the reference run:
==> flow/design.v (excerpt) <==
module bopit(clk, rst, btnR, btnD, btnL, btnU, btnS, sw, seg, an, led, speaker 
    );
clock: 2.34 ns
lec_check: 0
cap_margin: 15
cell_pad_in_sites_global_placement: 0
core_aspect_ratio: 0.92
core_margin: 2
core_utilization: 70
cts_cluster_diameter: 386
cts_cluster_size: 41
gpl_routability_driven: 1
min_routing_layer: met1
place_density_lb_addon: 0.0
setup_slack_margin: 0.69
slew_margin: 20
run.sh (not shown) runs the stock make flow with config.mk's settings and CLKGATE_MAP_FILE=.
The reference run: aborted in 5_1_grt (tool error)
#### Input delta (the trial run over the reference run)
==> flow/config.mk <==
export PLATFORM = sky130hd
export DESIGN_NAME = bopit
export DESIGN_NICKNAME = bopit
export VERILOG_FILES = /design/flow/design.v
export SDC_FILE = /design/flow/constraint.sdc
export NUM_CORES = 4
export LEC_CHECK = 0
export ABC_AREA = 1
export CAP_MARGIN = 20
export CORE_MARGIN = 2
export CORE_UTILIZATION = 70
export CTS_CLUSTER_DIAMETER = 190
export CTS_CLUSTER_SIZE = 24
export SLEW_MARGIN = 20
==> flow/constraint.sdc <==
create_clock -name core_clock -period 2.19 [get_ports {clk}]
set_input_delay 0.4380 -clock core_clock [delete_from_list [all_inputs] [get_ports {clk}]]
set_output_delay 0.4380 -clock core_clock [all_outputs]
set_load 0.01 [all_outputs]
The trial run ended with every stage complete and zero timing, DRC or antenna violations. The trial run: synthesized cell count 508 above the reference run. Compared with the reference run, the trial run shows a lower xor and xnor fraction of the mapped netlist area. Looking at y dimension of the die, the trial run sits about 9% higher than the reference run does. From the reference run to the trial run the numbers moved as follows: total setup buffers inserted after CTS saw a decrease, placed cell count saw an increase, width of the die saw an increase. Delta (the trial run minus the reference run): post-CTS resize count went down 235, multiplexer share of the synthesized area went down.

* * *

## run A
Starting RTL as in the previous note.
## bopit
module bopit(clk, rst, btnR, btnD, btnL, btnU, btnS, sw, seg, an, led, speaker 
    );
    input clk;
    input rst;
    input btnR, btnS, btnD, btnU, btnL;
    input [7:0] sw;
    output reg [7:0] led;
    output [7:0] seg;
    output [3:0] an;
    reg [3:0] seg_number;
    reg [1:0] an_number;
    wire clk_1hz;  
    wire clk_500hz;  
    wire [4:0] randomBop;  
    output wire speaker;
    reg [1:0] signal;  
    reg [7:0] ledCode;
    reg [3:0] bopCode; 
    reg [3:0] ones_seconds;
    reg [3:0] tens_seconds;
    reg [3:0] ones_score;
    reg [3:0] tens_score;
    integer an_toggle;
    integer an_index;
    integer gameOn;
    integer command_type;
    integer command_number;
    integer roundWon;
    integer roundDelay;
    integer fail_count;
    notes bop_notes(
        .clk(clk),
        .rst(rst),
        .signal(signal),
        .speaker(speaker)
    );
    randomNumber randomNum (
        .clk(clk),
        .rst(rst),
        .data(randomBop)
    );
    clock_1hz clock_1 (
		.clk(clk), 
		.rst(rst),
		.clk_1hz(clk_1hz)
	);
    clock_500hz clock_500 (
        .clk(clk),
        .rst(rst),
        .clk_500hz(clk_500hz)
    );
    display7 segmentDisplay (
            .clk(clk), 
            .seg_number(seg_number), 
            .an_number(an_number), 
            .seg(seg), 
            .an(an), 
            .btnU(btnU) 
    );
    always @ (posedge clk)
    if (rst)
    begin
  ...
clock: 2.38 ns
lec_check: 0
abc_area: 1
cap_margin: 20
core_margin: 2
core_utilization: 72
place_density_lb_addon: 0.19
setup_slack_margin: 0.0
slew_margin: 20
[inputs] run B vs run A
Settings: changing SETUP_SLACK_MARGIN from 0.0 to 0.27; setting CORE_ASPECT_RATIO to 1.99 for the first time; changing the clock period (ns, I/O delays scaled along) from 2.38 to 2.19.
[summary]
Run A → run B: number of iterations in the first detailed-routing pass +4; post-layout utilization of the core picked up an extra 6.4 points.
Run B vs. run A: global-route usage went up by 5.9 points; net count after synthesis did not really move.
Run B — post-route worst hold slack 0.10 ns lower, run A as reference
Detailed-route wire length per cell: run B > run A
Status | run B and run A | clean
Summary — area of all placed cells without fillers, run B relative to run A: higher, by about 8%.
#### Input delta (run C over run B)
Settings: removing CORE_ASPECT_RATIO (formerly 1.99); setting HOLD_SLACK_MARGIN to 0.23 for the first time; setting CTS_CLUSTER_DIAMETER to 190 for the first time; changing ABC_AREA from 1 to 0; removing PLACE_DENSITY_LB_ADDON (formerly 0.19); changing CORE_UTILIZATION from 72 to 70; setting CTS_CLUSTER_SIZE to 24 for the first time.
Notes after the runs:
Run C failed in 5_1_grt with GRT-0232.
In the metrics for run B and run C, the one carrying the higher post-CTS setup repair buffer count is run C.
Taking run C as 1.0, run B lands at 1.5 on die span in y.
Basic-gate share of the synthesized area counting and, or, nand and nor cells: run C vs run B down 5.4 points
Run C vs run B — yosys cell count dropped 508.
### run C -> run D
Settings: changing ABC_AREA from 0 to 1; changing CTS_CLUSTER_SIZE from 24 to 89; setting CORE_ASPECT_RATIO to 1.99 for the first time; removing CTS_CLUSTER_DIAMETER (formerly 190); setting PLACE_DENSITY_LB_ADDON to 0.19 for the first time; changing SLEW_MARGIN from 20 to 0; changing CORE_UTILIZATION from 70 to 72; removing HOLD_SLACK_MARGIN (formerly 0.23).
Results
Run D: no failed stages, no open violations at the end. Total nets after synthesis in run D vs run C: up about 36%. Relative to run C, the count of placed standard cells including taps of run D is higher by 412. Run D gives more instance count of the mapped netlist than run C did. Max quantity of gates resized following cts across run D and run C: run C. | average instance area after synthesis | run D vs run C | 19% lower |. [compare] base=run C new=run D: proportion of synthesized chip area in sequential cells went down, count of standard-cell rows went up, chip footprint went up.
Changes in run E relative to run D:
Settings: SETUP_SLACK_MARGIN no longer set, was 0.27; ABC_AREA no longer set, was 1; SLEW_MARGIN now 20, was 0; CTS_CLUSTER_SIZE no longer set, was 89; PLACE_DENSITY_LB_ADDON no longer set, was 0.19; CORE_ASPECT_RATIO no longer set, was 1.99; the clock period (ns, I/O delays scaled along) now 3.97, was 2.19.
==> comparison <==
Per the comparison of run E with run D, overall power consumption went down, global-route total usage across every layer went down, area added between synthesis and finish went down, core utilization of the finished layout went down. Run comparison: run D kind of path behind the tightest hold check input pin to register; run E kind of path behind the tightest hold check register to register.
#### Input delta (run F over run E)
Settings: an added SETUP_SLACK_MARGIN of -0.21; an added HOLD_SLACK_MARGIN of -0.1; an added MAX_ROUTING_LAYER of met4; a change of the clock period (ns, I/O delays scaled along) from 3.97 to 5.8.
[summary]
- Run F — static leakage 0.39% lower, run E as reference
- fail_count[17] as the endpoint of the most critical setup path was reported by run F, and seg[0] by run E.
- Of run F and run E, it is run F that has the higher area added between synthesis and finish.
- Diff run E -> run F: flop share of the area neither gained nor lost much, final critical-path share of the clock period has decreased, non-clock buffer instance count of the final layout shrank by 7, hold slack +0.0069 ns.
No activity file was given, so power comes from the tool's default toggle rates.
